// Top_FFT
module Top_FFT #(
    parameter   INTEGER_SIZE = 4,
                FRACT_SIZE = 14,
                NFFT = 64
) (
    input       wire                                             clk, rst,
    input       wire                                             start_FFT,
    input       wire    signed  [INTEGER_SIZE+FRACT_SIZE-1:0]    serial_in_r, serial_in_i,
    output      wire    signed  [INTEGER_SIZE+FRACT_SIZE-1:0]    serial_out_r, serial_out_i,
    output      wire                                             end_FFT, data_valid_FFT
);
localparam DATA_WIDTH = INTEGER_SIZE+FRACT_SIZE ;
wire    [$clog2(NFFT)-1:0]        start_stages;
wire    [DATA_WIDTH-1:0]        stage2_in_r, stage2_in_i;
wire    [DATA_WIDTH-1:0]        stage3_in_r, stage3_in_i;
wire    [DATA_WIDTH-1:0]        stage4_in_r, stage4_in_i;
wire    [DATA_WIDTH-1:0]        stage5_in_r, stage5_in_i;
wire    [DATA_WIDTH-1:0]        stage6_in_r, stage6_in_i;
wire    [DATA_WIDTH-1:0]        stage7_in_r, stage7_in_i;
FFT_1st_stage #(.INTEGER_SIZE(INTEGER_SIZE), .FRACT_SIZE(FRACT_SIZE), .STAGE_NO(1), .NFFT(NFFT)) ST1 (
    .clk(clk),
    .rst(rst),
    .start_conv(start_stages[0]),
    .serial_in_r(serial_in_r),
    .serial_in_i(serial_in_i),
    .serial_out_r(stage2_in_r),
    .serial_out_i(stage2_in_i)
);
FFT_2nd_stage #(.INTEGER_SIZE(INTEGER_SIZE), .FRACT_SIZE(FRACT_SIZE), .STAGE_NO(2), .NFFT(NFFT)) ST2 (
    .clk(clk),
    .rst(rst),
    .start_conv(start_stages[1]),
    .serial_in_r(stage2_in_r),
    .serial_in_i(stage2_in_i),
    .serial_out_r(stage3_in_r),
    .serial_out_i(stage3_in_i)
);
FFT_3rd_stage #(.INTEGER_SIZE(INTEGER_SIZE), .FRACT_SIZE(FRACT_SIZE), .STAGE_NO(3), .NFFT(NFFT)) ST3 (
    .clk(clk),
    .rst(rst),
    .start_conv(start_stages[2]),
    .serial_in_r(stage3_in_r),
    .serial_in_i(stage3_in_i),
    .serial_out_r(stage4_in_r),
    .serial_out_i(stage4_in_i)
);
FFT_4th_stage #(.INTEGER_SIZE(INTEGER_SIZE), .FRACT_SIZE(FRACT_SIZE), .STAGE_NO(4), .NFFT(NFFT)) ST4 (
    .clk(clk),
    .rst(rst),
    .start_conv(start_stages[3]),
    .serial_in_r(stage4_in_r),
  ...
clock: 7.07 ns
lec_check: 0
abc_area: 1
cap_margin: 20
core_margin: 2
core_utilization: 72
cts_cluster_diameter: 228
cts_cluster_size: 37
place_density: 0.64
slew_margin: 20
run.sh (not shown) runs the stock make flow with config.mk's settings and CLKGATE_MAP_FILE=.
The baseline aborted during global routing (5_1_grt).
Edit:
Settings changed: ABC_AREA 1 to not set, CORE_UTILIZATION 72 to 28, CTS_CLUSTER_DIAMETER 228 to not set, CTS_CLUSTER_SIZE 37 to not set, PLACE_DENSITY 0.64 to 0.6.
Clock period 7.07 ns to 19.1 ns, I/O delays scaled along.
Result: The new run completed without violations; area after synthesis came out lower by 3.8%; die area came out higher by 150%; synthesized cell count came out lower by 16%.

Top_FFT again, from the RTL that the note above started with.
Settings: LEC_CHECK=0, CAP_MARGIN=10, CORE_MARGIN=2, CORE_UTILIZATION=22, CTS_CLUSTER_DIAMETER=182, CTS_CLUSTER_SIZE=15, GPL_ROUTABILITY_DRIVEN=0, GPL_TIMING_DRIVEN=0, PLACE_DENSITY_LB_ADDON=0.05, SETUP_SLACK_MARGIN=-0.31, SLEW_MARGIN=20, TNS_END_PERCENT=75; clock period 8.4 ns.
The baseline reached the layout checks and failed them: negative setup slack.
==> next run, changes <==
ABC_AREA = 1   (was unset)
CAP_MARGIN = 15   (was 10)
CELL_PAD_IN_SITES_DETAIL_PLACEMENT = 2   (was unset)
CORE_MARGIN = 4   (was 2)
CORE_UTILIZATION = 36   (was 22)
CTS_CLUSTER_DIAMETER = 220   (was 182)
PLACE_DENSITY_LB_ADDON = 0.08   (was 0.05)
SLEW_MARGIN = 5   (was 20)
TNS_END_PERCENT = 70   (was 75)
Result: The new run completed and failed the layout checks on negative setup slack; hold slack improved by 4.5 ps; clock power falls by about 6%; critical path depth rises by 4; setup slack improved by 820 ps; cell count falls by 4.7%; flip-flop count stays the same; design area falls by 0.96%.
==> next run, changes <==
ABC_AREA = unset   (was 1)
CAP_MARGIN = 20   (was 15)
CELL_PAD_IN_SITES_DETAIL_PLACEMENT = unset   (was 2)
CORE_MARGIN = 2   (was 4)
CORE_UTILIZATION = 16   (was 36)
CTS_CLUSTER_DIAMETER = unset   (was 220)
CTS_CLUSTER_SIZE = unset   (was 15)
GPL_ROUTABILITY_DRIVEN = unset   (was 0)
GPL_TIMING_DRIVEN = unset   (was 0)
PLACE_DENSITY = 0.6   (was unset)
PLACE_DENSITY_LB_ADDON = unset   (was 0.08)
SETUP_SLACK_MARGIN = unset   (was -0.31)
SLEW_MARGIN = 20   (was 5)
TNS_END_PERCENT = unset   (was 70)
clock period = 12.5 ns   (was 8.4 ns; I/O delays follow)
Effect: Now the flow ran to the end with no violations; final area came out higher by 1.5%; routed wire length came out lower by 36%; setup slack improves by 2200 ps; die area goes up by 110%; register-to-register slack gets better by 2200 ps; via count came out lower by 19%; total power falls by about 30%; critical path depth is unchanged; maximum frequency falls by 18%; flip-flop count is unchanged.

== lane 1 ==
Starting RTL as in the previous note.
Settings: LEC_CHECK=0, ABC_AREA=1, CAP_MARGIN=20, CORE_MARGIN=2, CORE_UTILIZATION=72, CTS_CLUSTER_DIAMETER=228, CTS_CLUSTER_SIZE=37, PLACE_DENSITY_LB_ADDON=0.03, SETUP_SLACK_MARGIN=2.07, SLEW_MARGIN=20; clock period 7.24 ns.
Lane 1 never completed, since it errored out during global routing (5_1_grt).
## Diff of input files: lane 4 against lane 1
- SETUP_SLACK_MARGIN no longer set, was 2.07
- CTS_CLUSTER_SIZE no longer set, was 37
- ABC_AREA no longer set, was 1
- PLACE_DENSITY now 0.6, previously not set
- PLACE_DENSITY_LB_ADDON no longer set, was 0.03
- CTS_CLUSTER_DIAMETER no longer set, was 228
- CORE_UTILIZATION now 64, was 72
- the clock period (ns, I/O delays scaled along) now 12.6, was 7.24
==> comparison <==
Lane 4 reached the final stage; the timing, DRC and antenna checks on its layout passed. When the final numbers for lane 4 and lane 1 were put side by side, the synthesized cell count turned out to be greater in lane 1. Measured against lane 1, the count of placed standard cells including taps of lane 4 comes out at 0.869 times the reference value. Lane 4: die size 8.2% above lane 1. The proportion of synthesized chip area in sequential cells reported for lane 4 is greater than that of lane 1 by 1.5 points.

Starting RTL as in the previous note.
clock: 12.0 ns
lec_check: 0
abc_area: 1
cap_margin: 20
core_aspect_ratio: 1.46
core_margin: 2
core_utilization: 65
cts_cluster_diameter: 165
cts_cluster_size: 74
gpl_timing_driven: 1
hold_slack_margin: 0.02
max_routing_layer: met4
min_routing_layer: met2
place_density: 0.6
setup_slack_margin: 1.15
slew_margin: 20
The starting point failed in global routing (5_1_grt).
Change:
Settings changed: ABC_AREA 1 to not set, CORE_ASPECT_RATIO 1.46 to not set, CORE_UTILIZATION 65 to 70, CTS_CLUSTER_DIAMETER 165 to not set, CTS_CLUSTER_SIZE 74 to not set, GPL_TIMING_DRIVEN 1 to not set, HOLD_SLACK_MARGIN 0.02 to not set, MAX_ROUTING_LAYER met4 to not set, MIN_ROUTING_LAYER met2 to not set, SETUP_SLACK_MARGIN 1.15 to not set.
Clock period 12.0 ns to 8.97 ns, I/O delays scaled along.
After rerunning: The changed run passed the timing, DRC and antenna checks; die area fell by 11%; area after synthesis goes down by 3.8%; synthesized cell count fell by 16%.

Starting RTL as in the previous note.
==> flow/config.mk <==
export PLATFORM = sky130hd
export DESIGN_NAME = Top_FFT
export DESIGN_NICKNAME = Top_FFT
export VERILOG_FILES = /design/flow/design.v
export SDC_FILE = /design/flow/constraint.sdc
export NUM_CORES = 4
export LEC_CHECK = 0
export ABC_AREA = 1
export CAP_MARGIN = 20
export CORE_MARGIN = 2
export CORE_UTILIZATION = 72
export CTS_CLUSTER_DIAMETER = 372
export CTS_CLUSTER_SIZE = 99
export PLACE_DENSITY = 0.6
export SETUP_SLACK_MARGIN = 0.35
export SLEW_MARGIN = 20
==> flow/constraint.sdc <==
create_clock -name core_clock -period 3.99 [get_ports {clk}]
set_input_delay 0.7980 -clock core_clock [delete_from_list [all_inputs] [get_ports {clk}]]
set_output_delay 0.7980 -clock core_clock [all_outputs]
set_load 0.01 [all_outputs]
The starting point ended with an error in 4_1_cts.
Next try:
- CTS_CLUSTER_DIAMETER: 372 -> 397
- SETUP_SLACK_MARGIN: 0.35 -> unset
- TNS_END_PERCENT: unset -> 5
- clock period: 3.99 -> 4.34 ns (I/O delays scaled with it)
After rerunning: Now the flow did not get past 5_1_grt (GRT-0232); synthesized cell count is unchanged; synthesized area is unchanged; die area is unchanged.

Setup of run 1:
Top_FFT again, from the RTL that the note above started with.
Design Top_FFT, start of the top module:
module Top_FFT #(
    parameter   INTEGER_SIZE = 4,
                FRACT_SIZE = 14,
                NFFT = 64
) (
    input       wire                                             clk, rst,
    input       wire                                             start_FFT,
    input       wire    signed  [INTEGER_SIZE+FRACT_SIZE-1:0]    serial_in_r, serial_in_i,
    output      wire    signed  [INTEGER_SIZE+FRACT_SIZE-1:0]    serial_out_r, serial_out_i,
    output      wire                                             end_FFT, data_valid_FFT
);
export LEC_CHECK = 0
export CAP_MARGIN = 20
export CORE_ASPECT_RATIO = 0.5
export CORE_MARGIN = 2
export CORE_UTILIZATION = 72
export CTS_CLUSTER_DIAMETER = 227
export PLACE_DENSITY = 0.6
export SETUP_SLACK_MARGIN = 1.98
export SLEW_MARGIN = 20
create_clock -name core_clock -period 7.41 [get_ports {clk}]
Status: run 1 FAILED at 3_5_place_dp (tool error)
For run 2, these inputs were changed with respect to run 1:
- SETUP_SLACK_MARGIN no longer set, was 1.98
- CORE_ASPECT_RATIO no longer set, was 0.5
- CORE_UTILIZATION now 40, was 72
- CTS_CLUSTER_DIAMETER no longer set, was 227
- the clock period (ns, I/O delays scaled along) now 12.0, was 7.41
==> comparison <==
Run 2 reached the end of the flow, and the finished layout is clean on the timing, DRC and antenna checks. Relative to run 1, starting density of the core decreased by 32 points in run 2. Measured against run 2, the site row count of run 1 comes out at 0.52 times the reference value. Run 2 against run 1: overall chip area rose about 80%, core footprint grew by 81%, chip area estimate from yosys synthesis closely matched the old numbers, die height rose 340 um. Comparing run 1 against run 2, there is no change at all in mux contribution to synthesized area. Weighted congestion reported at the end of routability-driven placement was lower in run 2 than in run 1.

Starting RTL as in the previous note.
export LEC_CHECK = 0
export CAP_MARGIN = 20
export CORE_MARGIN = 2
export CORE_UTILIZATION = 70
export CTS_CLUSTER_DIAMETER = 88
export CTS_CLUSTER_SIZE = 35
export PLACE_DENSITY = 0.65
export SLEW_MARGIN = 20
create_clock -name core_clock -period 7.07 [get_ports {clk}]
The first run failed in 3_5_place_dp.
Edit:
Settings changed: CTS_CLUSTER_DIAMETER 88 to default, CTS_CLUSTER_SIZE 35 to 37, PLACE_DENSITY 0.65 to 0.6.
Clock period 7.07 ns to 8.76 ns, I/O delays scaled along.
Outcome:
- The new run ran to the end with violations: antenna rules
- area after synthesis does not change
- die area is unchanged
- synthesized cell count does not change
Edit:
Settings changed: ABC_AREA from default to 1, CORE_ASPECT_RATIO from default to 0.5, CTS_CLUSTER_DIAMETER from default to 227, CTS_CLUSTER_SIZE 37 to default.
Clock period 8.76 ns to 6.92 ns, I/O delays scaled along.
Effect: Now the flow aborted during 5_1_grt with GRT-0116. Area after synthesis climbs by about 4%. Synthesized cell count climbs by about 19%. Die area climbs by 4.0%.
Edit:
Settings changed: ABC_AREA 1 to default, CORE_ASPECT_RATIO 0.5 to default, CORE_UTILIZATION 70 to 72.
Clock period 6.92 ns to 7.48 ns, I/O delays scaled along.
- The changed run failed in 4_1_cts
- die size shrinks by 6.5%
- area after synthesis is lower by 3.8%
- synthesized cell count is lower by 16%

Starting RTL as in the previous note.
export LEC_CHECK = 0
export CAP_MARGIN = 20
export CORE_MARGIN = 2
export CORE_UTILIZATION = 72
export CTS_CLUSTER_SIZE = 10
export PLACE_DENSITY = 0.6
export SETUP_SLACK_MARGIN = 2.05
export SLEW_MARGIN = 20
export TNS_END_PERCENT = 5
create_clock -name core_clock -period 9.73 [get_ports {clk}]
The first run died in 3_5_place_dp (DPL-0033).
Edit:
- CTS_CLUSTER_SIZE: 10 -> unset
- PLACE_DENSITY: 0.6 -> 0.4
- SETUP_SLACK_MARGIN: 2.05 -> unset
- TNS_END_PERCENT: 5 -> unset
- clock period: 9.73 -> 6.18 ns (I/O delays scaled with it)
Effect: The new run failed in 5_1_grt, error GRT-0232. Synthesized area stays the same. Synthesized cell count is unchanged. Die size is unchanged.
Edit:
- CORE_UTILIZATION: 72 -> 61
- PLACE_DENSITY: 0.4 -> 0.6
- clock period: 6.18 -> 6.92 ns (I/O delays scaled with it)
With this change the flow finished but fails on negative setup slack. Die size went up by 18%. Area after synthesis is unchanged. Synthesized cell count is unchanged.
Edit:
- CORE_UTILIZATION: 61 -> 15
- clock period: 6.92 -> 10.7 ns (I/O delays scaled with it)
=> Now the flow passed the timing, DRC and antenna checks. Sequential power went down by a quarter to a third. Die size climbs to 4.0 times its value. Hold slack improved by 0.050 ns. Critical path depth is lower by 1. Via count is lower by a few percent. Power shrinks by well over a third. Combinational power fell by well over a third. Clock-buffer cell count came out lower by 93. Clock power fell by well over a third. Clock skew increases by 0.021 ns.

Starting RTL as in the previous note.
// Top_FFT
module Top_FFT #(
    parameter   INTEGER_SIZE = 4,
                FRACT_SIZE = 14,
                NFFT = 64
) (
    input       wire                                             clk, rst,
    input       wire                                             start_FFT,
    input       wire    signed  [INTEGER_SIZE+FRACT_SIZE-1:0]    serial_in_r, serial_in_i,
    output      wire    signed  [INTEGER_SIZE+FRACT_SIZE-1:0]    serial_out_r, serial_out_i,
    output      wire                                             end_FFT, data_valid_FFT
);
==> flow/config.mk <==
export PLATFORM = sky130hd
export DESIGN_NAME = Top_FFT
export DESIGN_NICKNAME = Top_FFT
export VERILOG_FILES = /design/flow/design.v
export SDC_FILE = /design/flow/constraint.sdc
export NUM_CORES = 4
export LEC_CHECK = 0
export ABC_AREA = 1
export CAP_MARGIN = 5
export CORE_MARGIN = 2
export CORE_UTILIZATION = 70
export CTS_CLUSTER_DIAMETER = 72
export CTS_CLUSTER_SIZE = 54
export GPL_ROUTABILITY_DRIVEN = 1
export HOLD_SLACK_MARGIN = 0.3
export SETUP_SLACK_MARGIN = 1.57
export SLEW_MARGIN = 20
export TNS_END_PERCENT = 75
==> flow/constraint.sdc <==
create_clock -name core_clock -period 5.96 [get_ports {clk}]
set_input_delay 1.1920 -clock core_clock [delete_from_list [all_inputs] [get_ports {clk}]]
set_output_delay 1.1920 -clock core_clock [all_outputs]
set_load 0.01 [all_outputs]
The first run died in 5_1_grt, error ODB-0269.
Then changed:
==> flow/config.mk (replaced) <==
export PLATFORM = sky130hd
export DESIGN_NAME = Top_FFT
export DESIGN_NICKNAME = Top_FFT
export VERILOG_FILES = /design/flow/design.v
export SDC_FILE = /design/flow/constraint.sdc
export NUM_CORES = 4
export LEC_CHECK = 0
export CAP_MARGIN = 20
export CORE_MARGIN = 2
export CORE_UTILIZATION = 70
export CTS_CLUSTER_SIZE = 35
export PLACE_DENSITY = 0.62
export SLEW_MARGIN = 20
==> flow/constraint.sdc (replaced) <==
create_clock -name core_clock -period 8.09 [get_ports {clk}]
set_input_delay 1.6180 -clock core_clock [delete_from_list [all_inputs] [get_ports {clk}]]
set_output_delay 1.6180 -clock core_clock [all_outputs]
set_load 0.01 [all_outputs]
The new run produced a layout that fails on setup timing.
Synthesized area fell by a few percent.
Die size fell by a few percent.
Synthesized cell count fell by about a fifth.
Then changed:
--- a/flow/config.mk
+++ b/flow/config.mk
@@ -10,3 +10,2 @@
-export CORE_UTILIZATION = 70
-export CTS_CLUSTER_SIZE = 35
-export PLACE_DENSITY = 0.62
+export CORE_UTILIZATION = 40
+export PLACE_DENSITY = 0.6
==> flow/constraint.sdc (replaced) <==
create_clock -name core_clock -period 10.7 [get_ports {clk}]
set_input_delay 2.1400 -clock core_clock [delete_from_list [all_inputs] [get_ports {clk}]]
set_output_delay 2.1400 -clock core_clock [all_outputs]
set_load 0.01 [all_outputs]
What happened: With this change the flow ran to the end with no violations. Total power fell by 24%. Sequential cell count does not change. First-iteration DRC count fell by 50%.
Then changed:
--- a/flow/config.mk
+++ b/flow/config.mk
@@ -11,0 +12 @@
+export SETUP_SLACK_MARGIN = 0.53
=> Clock-buffer cell count is unchanged; total power is unchanged; worst setup slack is unchanged; combinational power is about the same; synthesized cell count is unchanged; first-iteration DRC count does not change; wire length stays the same; area after synthesis is unchanged; non-clock buffer count does not change.
Power is estimated from default activity; no workload was simulated.
